Design median, start of the top module:
module median
#(
    parameter MEM_DATA_WIDTH = 32,
    parameter LUT_ADDR_WIDTH = 10,  
    parameter MEM_ADDR_WIDTH = 10,  
    parameter PIXEL_DATA_WIDTH = 8,
    parameter IMG_WIDTH  = 320,
    parameter IMG_HEIGHT = 320
)(
    input clk,  
    input rst_n,  
    input [31:0] word0,
    input [31:0] word1,
    input [31:0] word2,
    output [PIXEL_DATA_WIDTH-1:0] pixel1,
    output [PIXEL_DATA_WIDTH-1:0] pixel2,
    output [PIXEL_DATA_WIDTH-1:0] pixel3,
    output [PIXEL_DATA_WIDTH-1:0] pixel4,
    output [LUT_ADDR_WIDTH-1:0] raddr_a,
    output [LUT_ADDR_WIDTH-1:0] raddr_b,
    output [LUT_ADDR_WIDTH-1:0] raddr_c,
    output [MEM_ADDR_WIDTH-1:0] waddr
);
Size: ~3,600 cells after synthesis, about 130 flip-flops, ~22,000 µm² of cells after synthesis.
clock: 16.8 ns
lec_check: 0
abc_area: 1
cap_margin: 40
cell_pad_in_sites_detail_placement: 1
cell_pad_in_sites_global_placement: 3
core_aspect_ratio: 1.07
core_margin: 2
core_utilization: 40
cts_cluster_diameter: 176
cts_cluster_size: 48
gpl_routability_driven: 1
gpl_timing_driven: 0
hold_slack_margin: 0.23
setup_slack_margin: 5.0
slew_margin: 20
tns_end_percent: 80
run.sh (not shown) runs the stock make flow with config.mk's settings and CLKGATE_MAP_FILE=.
The starting point failed in global placement without I/O.
Edit:
- ABC_AREA: 1 -> default
- CAP_MARGIN: 40 -> 20
- CELL_PAD_IN_SITES_DETAIL_PLACEMENT: 1 -> default
- CELL_PAD_IN_SITES_GLOBAL_PLACEMENT: 3 -> default
- CORE_ASPECT_RATIO: 1.07 -> default
- CORE_UTILIZATION: 40 -> 41
- CTS_CLUSTER_DIAMETER: 176 -> default
- CTS_CLUSTER_SIZE: 48 -> default
- GPL_ROUTABILITY_DRIVEN: 1 -> default
- GPL_TIMING_DRIVEN: 0 -> default
- HOLD_SLACK_MARGIN: 0.23 -> default
- SETUP_SLACK_MARGIN: 5.0 -> default
- TNS_END_PERCENT: 80 -> default
- clock period: 16.8 -> 29.3 ns (I/O delays scaled with it)
Result: The changed run completed with no timing, DRC or antenna violations; synthesized cell count went down by roughly a tenth; die area climbs by a few percent; area after synthesis is higher by a few percent.
Edit:
- ABC_AREA: default -> 1
- CORE_UTILIZATION: 41 -> 59
- CTS_CLUSTER_DIAMETER: default -> 347
- CTS_CLUSTER_SIZE: default -> 95
- clock period: 29.3 -> 16.3 ns (I/O delays scaled with it)
Effect:
- The new run completed, yet does not pass: negative setup slack
- die area goes down by 33%
- via count rises by 17%
- core utilization rose by 33 points
- count of clock-buffer cells in the layout climbs by 2
Edit:
- CORE_UTILIZATION: 59 -> 69
- PLACE_DENSITY: default -> 0.37
- SETUP_SLACK_MARGIN: default -> 4.8
- TNS_END_PERCENT: default -> 10
The changed run never finished: it broke off in global routing on GRT-0232.
Synthesized cell count does not change.
Synthesized area stays the same.
Die size decreases by 14%.


Starting RTL as in the previous note.
clock: 21.8 ns
lec_check: 0
abc_area: 1
cap_margin: 20
core_margin: 2
core_utilization: 71
cts_cluster_diameter: 89
cts_cluster_size: 74
gpl_routability_driven: 0
gpl_timing_driven: 1
hold_slack_margin: -0.02
max_routing_layer: met4
setup_slack_margin: 5.0
slew_margin: 20
The starting point stopped in global routing on GRT-0116.
Next try:
Settings changed: ABC_AREA 1 to default, CORE_UTILIZATION 71 to 40, CTS_CLUSTER_DIAMETER 89 to default, CTS_CLUSTER_SIZE 74 to default, GPL_ROUTABILITY_DRIVEN 0 to default, GPL_TIMING_DRIVEN 1 to default, HOLD_SLACK_MARGIN -0.02 to default, MAX_ROUTING_LAYER met4 to default, SETUP_SLACK_MARGIN 5.0 to default.
Clock period 21.8 ns to 30.0 ns, I/O delays scaled along.
Effect:
- The changed run produced a clean layout
- synthesized area rose by 4.8%
- die size rose by 84%
- synthesized cell count fell by 13%


lane 1:
Starting RTL as in the previous note.
## median
module median
#(
    parameter MEM_DATA_WIDTH = 32,
    parameter LUT_ADDR_WIDTH = 10,  
    parameter MEM_ADDR_WIDTH = 10,  
    parameter PIXEL_DATA_WIDTH = 8,
    parameter IMG_WIDTH  = 320,
    parameter IMG_HEIGHT = 320
)(
    input clk,  
    input rst_n,  
    input [31:0] word0,
    input [31:0] word1,
    input [31:0] word2,
    output [PIXEL_DATA_WIDTH-1:0] pixel1,
    output [PIXEL_DATA_WIDTH-1:0] pixel2,
    output [PIXEL_DATA_WIDTH-1:0] pixel3,
    output [PIXEL_DATA_WIDTH-1:0] pixel4,
    output [LUT_ADDR_WIDTH-1:0] raddr_a,
    output [LUT_ADDR_WIDTH-1:0] raddr_b,
    output [LUT_ADDR_WIDTH-1:0] raddr_c,
    output [MEM_ADDR_WIDTH-1:0] waddr
);
    wire [PIXEL_DATA_WIDTH-1:0] x2_y1;
    wire [PIXEL_DATA_WIDTH-1:0] x2_y0;
    wire [PIXEL_DATA_WIDTH-1:0] x2_ym1;
    wire [PIXEL_DATA_WIDTH-1:0] x1_y1;
    wire [PIXEL_DATA_WIDTH-1:0] x1_y0;
    wire [PIXEL_DATA_WIDTH-1:0] x1_ym1;
    wire [PIXEL_DATA_WIDTH-1:0] x0_y1;
  ...
clock: 19.3 ns
lec_check: 0
abc_area: 1
cap_margin: 20
core_margin: 2
core_utilization: 70
cts_cluster_diameter: 209
cts_cluster_size: 36
hold_slack_margin: 0.28
setup_slack_margin: 4.94
slew_margin: 0
Lane 1: it failed during global routing, and the tool reported GRT-0116.
For lane 2, these inputs were changed with respect to lane 1:
- SLEW_MARGIN changed from 0 to 20
- CTS_CLUSTER_DIAMETER removed (was 209)
- ABC_AREA removed (was 1)
- CTS_CLUSTER_SIZE removed (was 36)
- HOLD_SLACK_MARGIN removed (was 0.28)
- CORE_UTILIZATION changed from 70 to 64
- SETUP_SLACK_MARGIN removed (was 4.94)
- the clock period (ns, I/O delays scaled along) changed from 19.3 to 14.2
Results
- Min post-synthesis instance area across lane 1 and lane 2: lane 1
- Tool error DPL-0038 stopped lane 2 during clock tree synthesis; no final results.
- From lane 1 to lane 2 the numbers moved as follows: total die area went up by 14%, synthesized area per cell went up by 20%, placed wire-length estimate after detailed placement went up by about 50%, die span in y went up by 6.9%.
- Delta(total placed cells including tap cells, lane 2 - lane 1) > 0
Relative to lane 2, the following input files were edited for lane 3:
- an added CTS_CLUSTER_SIZE of 36
- an added CTS_CLUSTER_DIAMETER of 209
- a change of CORE_UTILIZATION from 64 to 70
- a change of the clock period (ns, I/O delays scaled along) from 14.2 to 28.1
--- outcome ---
Horizontal die dimension in lane 3 is 4.3% lower than in lane 2. Where sum of net half-perimeters after detailed placement is concerned, lane 2 is outperformed by lane 3. Between lane 2 and lane 3, the flow reports total cell area at the placement stage decreasing by more than 10%. | minimum setup slack after placement | lane 3 vs lane 2 | 6.80 ns higher |. Of lane 2 and lane 3, lane 2 shows the higher final weighted congestion in routability-driven placement, with lane 3 below it. For lane 2, the flow was terminated by a tool error in clock tree synthesis and produced no final design. Lane 3: flow complete, layout not clean; failing: setup timing. Lane 3 against lane 2: synthesized cell count barely changed; die area lower; area of the core region went down about 9%.
Modified inputs, lane 4 compared to lane 3
- CTS_CLUSTER_SIZE: 36 -> 100
- CORE_UTILIZATION: 70 -> 39
- CTS_CLUSTER_DIAMETER: 209 -> 184
- the clock period (ns, I/O delays scaled along): 28.1 -> 30.0
--- outcome ---
Re via count: lane 4 and lane 3 aren't equal, and the lower value belongs to lane 4. The layout overhead on the synthesized area of lane 4 is higher than that of lane 3. Per the final summary, lane 4 finished and its layout is clean on timing, DRC and antenna. Re synthesized cell count: no difference whatsoever between lane 4 and lane 3. Per the comparison of lane 4 with lane 3, hold slack went down by 0.0077 ns. For lane 3, the start point of the critical path was word0[25], unlike lane 4, where it was word0[29]. On minimum setup slack in the final design, lane 3 loses to lane 4. Routed wire length ends up higher on lane 3.
